Design RISC_V, start of the top module:
module RISC_V(clk, rst, mem_addr, mem_wdata, mem_we, mem_rdata);
For scale: about 1100 cells after synthesis, roughly 250 flip-flops, ~0.014 mm^2 of cells after synthesis.
==> flow/config.mk <==
export PLATFORM = sky130hd
export DESIGN_NAME = RISC_V
export DESIGN_NICKNAME = RISC_V
export VERILOG_FILES = /design/flow/design.v
export SDC_FILE = /design/flow/constraint.sdc
export NUM_CORES = 4
export LEC_CHECK = 0
export CAP_MARGIN = 20
export CELL_PAD_IN_SITES_GLOBAL_PLACEMENT = 3
export CORE_MARGIN = 2
export CORE_UTILIZATION = 70
export CTS_CLUSTER_SIZE = 92
export MAX_ROUTING_LAYER = met5
export MIN_ROUTING_LAYER = met1
export PLACE_DENSITY = 0.58
export SLEW_MARGIN = 20
==> flow/constraint.sdc <==
create_clock -name core_clock -period 6.56 [get_ports {clk}]
set_input_delay 1.3120 -clock core_clock [delete_from_list [all_inputs] [get_ports {clk}]]
set_output_delay 1.3120 -clock core_clock [all_outputs]
set_load 0.01 [all_outputs]
run.sh (not shown) runs the stock make flow with config.mk's settings and CLKGATE_MAP_FILE=.
The starting point died in 3_1_place_gp_skip_io on GPL-0301.
Next try:
CELL_PAD_IN_SITES_GLOBAL_PLACEMENT = not set   (was 3)
CORE_UTILIZATION = 15   (was 70)
CTS_CLUSTER_SIZE = not set   (was 92)
MAX_ROUTING_LAYER = not set   (was met5)
MIN_ROUTING_LAYER = not set   (was met1)
PLACE_DENSITY = not set   (was 0.58)
clock period = 11.0 ns   (was 6.56 ns; I/O delays follow)
- Now the flow completed with no timing, DRC or antenna violations
- die area rose to 4.5 times its value
- synthesized cell count is unchanged
- area after synthesis does not change
Next try:
CORE_UTILIZATION = 70   (was 15)
CTS_CLUSTER_SIZE = 37   (was not set)
HOLD_SLACK_MARGIN = -0.08   (was not set)
clock period = 3.73 ns   (was 11.0 ns; I/O delays follow)
Now the flow never finished: it broke off in 4_1_cts.
Synthesized area does not change.
Die area went down by well over a third.
Synthesized cell count does not change.

Setup of run A:
RISC_V again, from the RTL that the note above started with.
==> flow/config.mk <==
export PLATFORM = sky130hd
export DESIGN_NAME = RISC_V
export DESIGN_NICKNAME = RISC_V
export VERILOG_FILES = /design/flow/design.v
export SDC_FILE = /design/flow/constraint.sdc
export NUM_CORES = 4
export LEC_CHECK = 0
export CAP_MARGIN = 20
export CORE_MARGIN = 2
export CORE_UTILIZATION = 56
export SLEW_MARGIN = 20
==> flow/constraint.sdc <==
create_clock -name core_clock -period 4.36 [get_ports {clk}]
set_input_delay 0.8720 -clock core_clock [delete_from_list [all_inputs] [get_ports {clk}]]
set_output_delay 0.8720 -clock core_clock [all_outputs]
set_load 0.01 [all_outputs]
| run A | all stages done | FAIL | setup timing |
#### Input delta (run B over run A)
Settings: a change of CORE_UTILIZATION from 56 to 64.
Findings:
As the logs show, run B stopped at 5_1_grt after a tool error, so it never reached the end of the flow.
Delta (run B minus run A): post-detailed-placement half-perimeter wirelength shows an increase of about 5%; die area shows a reduction of about 12%.
Summed standard-cell area reported by yosys: run B vs run A identical
The synthesized instance count of run B and that of run A are within noise of each other.
| die height | lower: run B |
When run B is measured against run A, its pre-CTS setup slack turns out 0.085 ns higher.
Changes observed in run B relative to run A: total CTS buffers now sits lower, placed instance area now sits lower.
Final weighted congestion in routability-driven placement: run B vs run A up about 2%
Run B vs run A: number of buffers inserted by post-CTS setup repair up
Inputs modified between run B and run C:
Settings: changing CORE_UTILIZATION from 64 to 40; changing the clock period (ns, I/O delays scaled along) from 4.36 to 7.85.
==> results <==
- Looking at area of placed instances across run B and run C, the one that comes out higher is run B.
- Delta (run C minus run B): x dimension of the die rose by about 26%, total instance count after detailed placement dropped about 6%, number of rows created at floorplan has increased, post-cts resize count went down 181.
- From run B to run C the numbers moved as follows: core outline area went up by about 60%; initial standard-cell utilization of the core down 25 points; total setup buffers inserted after CTS has decreased; half-perimeter wire length after placement has decreased.
- Going from run B to run C, share of flip-flops with an asynchronous set or reset after synthesis neither gained nor lost much, die area grew by 13000 um2.
- Run B: ODB-0269 in 5_1_grt -> run aborted
- Run C was carried through to the last stage, and its layout satisfied the timing, DRC and antenna checks.
For run D, these inputs were changed with respect to run C:
Settings: putting CTS_CLUSTER_SIZE at 37 where nothing was set; swapping 40 for 72 in CORE_UTILIZATION; putting HOLD_SLACK_MARGIN at -0.08 where nothing was set; putting CTS_CLUSTER_DIAMETER at 397 where nothing was set; swapping 7.85 for 3.73 in the clock period (ns, I/O delays scaled along).
### Flow results
- In the summary table, run D is marked failed, with error DPL-0033 raised in 4_1_cts.
- As far as number of library cell types mapped by synthesis goes, run D and run C are indistinguishable; the numbers are identical.
- When run D is set beside run C, its die outline width turns out to be 25% smaller.
- Delta (run D minus run C): initial standard-cell utilization of the core shows an increase of 33 points, chip area went down by 44%.
The inputs of run E differ from those of run D as listed below.
Settings: CORE_UTILIZATION now 38, was 72; CTS_CLUSTER_DIAMETER no longer set, was 397; HOLD_SLACK_MARGIN no longer set, was -0.08; CTS_CLUSTER_SIZE no longer set, was 37; the clock period (ns, I/O delays scaled along) now 7.85, was 3.73.
==> comparison <==
Run E finished all stages; the layout is clean.
Taking run D as the reference, in run E number of synthesized flops with an enable pin saw little to no change, y dimension of the die saw an increase, post-placement worst setup slack saw an increase.
Number of cell instances after yosys synthesis: run D vs run E identical
Compared with run D, run E shows a lower core utilization at floorplan.
Changes observed in run E relative to run D: die area up 87%; cell row count up 40%; final weighted congestion in routability-driven placement down about 12%.
Of run D and run E, run D shows the higher HPWL reported at the end of detailed placement, with run E below it.
Comparing run E against run D, there is no change at all in area after synthesis.
What run E reported for area inside the core boundary has to be multiplied by 0.52 to get the figure for run D.

Starting RTL as in the previous note.
clock: 4.2 ns
lec_check: 0
abc_area: 1
cap_margin: 20
core_margin: 2
core_utilization: 72
cts_cluster_diameter: 227
cts_cluster_size: 43
hold_slack_margin: 0.29
place_density_lb_addon: 0.02
setup_slack_margin: 1.24
slew_margin: 20
The first run aborted during 5_1_grt, error GRT-0116.
Edit:
ABC_AREA = unset   (was 1)
CORE_UTILIZATION = 40   (was 72)
CTS_CLUSTER_DIAMETER = unset   (was 227)
CTS_CLUSTER_SIZE = unset   (was 43)
HOLD_SLACK_MARGIN = unset   (was 0.29)
PLACE_DENSITY_LB_ADDON = unset   (was 0.02)
SETUP_SLACK_MARGIN = unset   (was 1.24)
clock period = 8.0 ns   (was 4.2 ns; I/O delays follow)
Outcome: This time the run passed the timing, DRC and antenna checks. Area after synthesis is lower by about 1.8%. Synthesized cell count falls by 40%. Die size went up by 74%.
Edit:
CELL_PAD_IN_SITES_DETAIL_PLACEMENT = 0   (was unset)
CELL_PAD_IN_SITES_GLOBAL_PLACEMENT = 3   (was unset)
CORE_ASPECT_RATIO = 0.59   (was unset)
CTS_CLUSTER_DIAMETER = 61   (was unset)
CTS_CLUSTER_SIZE = 10   (was unset)
GPL_TIMING_DRIVEN = 0   (was unset)
HOLD_SLACK_MARGIN = 0.27   (was unset)
MAX_ROUTING_LAYER = met5   (was unset)
MIN_ROUTING_LAYER = met2   (was unset)
SETUP_SLACK_MARGIN = 1.0   (was unset)
SLEW_MARGIN = 40   (was 20)
TNS_END_PERCENT = 25   (was unset)
Maximum frequency rose by 8.0%. Via count rose by 42%. Worst setup slack improves by 580 ps. Design area rose by 7.2%. Cell count rose by 6.8%.
Edit:
ABC_AREA = 1   (was unset)
CELL_PAD_IN_SITES_DETAIL_PLACEMENT = unset   (was 0)
CELL_PAD_IN_SITES_GLOBAL_PLACEMENT = unset   (was 3)
CORE_ASPECT_RATIO = unset   (was 0.59)
CORE_UTILIZATION = 69   (was 40)
CTS_CLUSTER_DIAMETER = unset   (was 61)
CTS_CLUSTER_SIZE = unset   (was 10)
GPL_TIMING_DRIVEN = unset   (was 0)
HOLD_SLACK_MARGIN = unset   (was 0.27)
MAX_ROUTING_LAYER = unset   (was met5)
MIN_ROUTING_LAYER = unset   (was met2)
PLACE_DENSITY = 0.73   (was unset)
SETUP_SLACK_MARGIN = unset   (was 1.0)
SLEW_MARGIN = 20   (was 40)
TNS_END_PERCENT = unset   (was 25)
clock period = 6.8 ns   (was 8.0 ns; I/O delays follow)
Effect: Core utilization goes up by 29 points; setup slack degrades by 630 ps; wire length goes down by 12%; critical path depth goes up by 3; via count goes down by 0.73%; clock power goes up by 17%; power goes up by 17%; sequential cell count is unchanged; cell area goes down by 6.0%.
Power figures rest on the tool's default switching activity, not on a simulated workload.
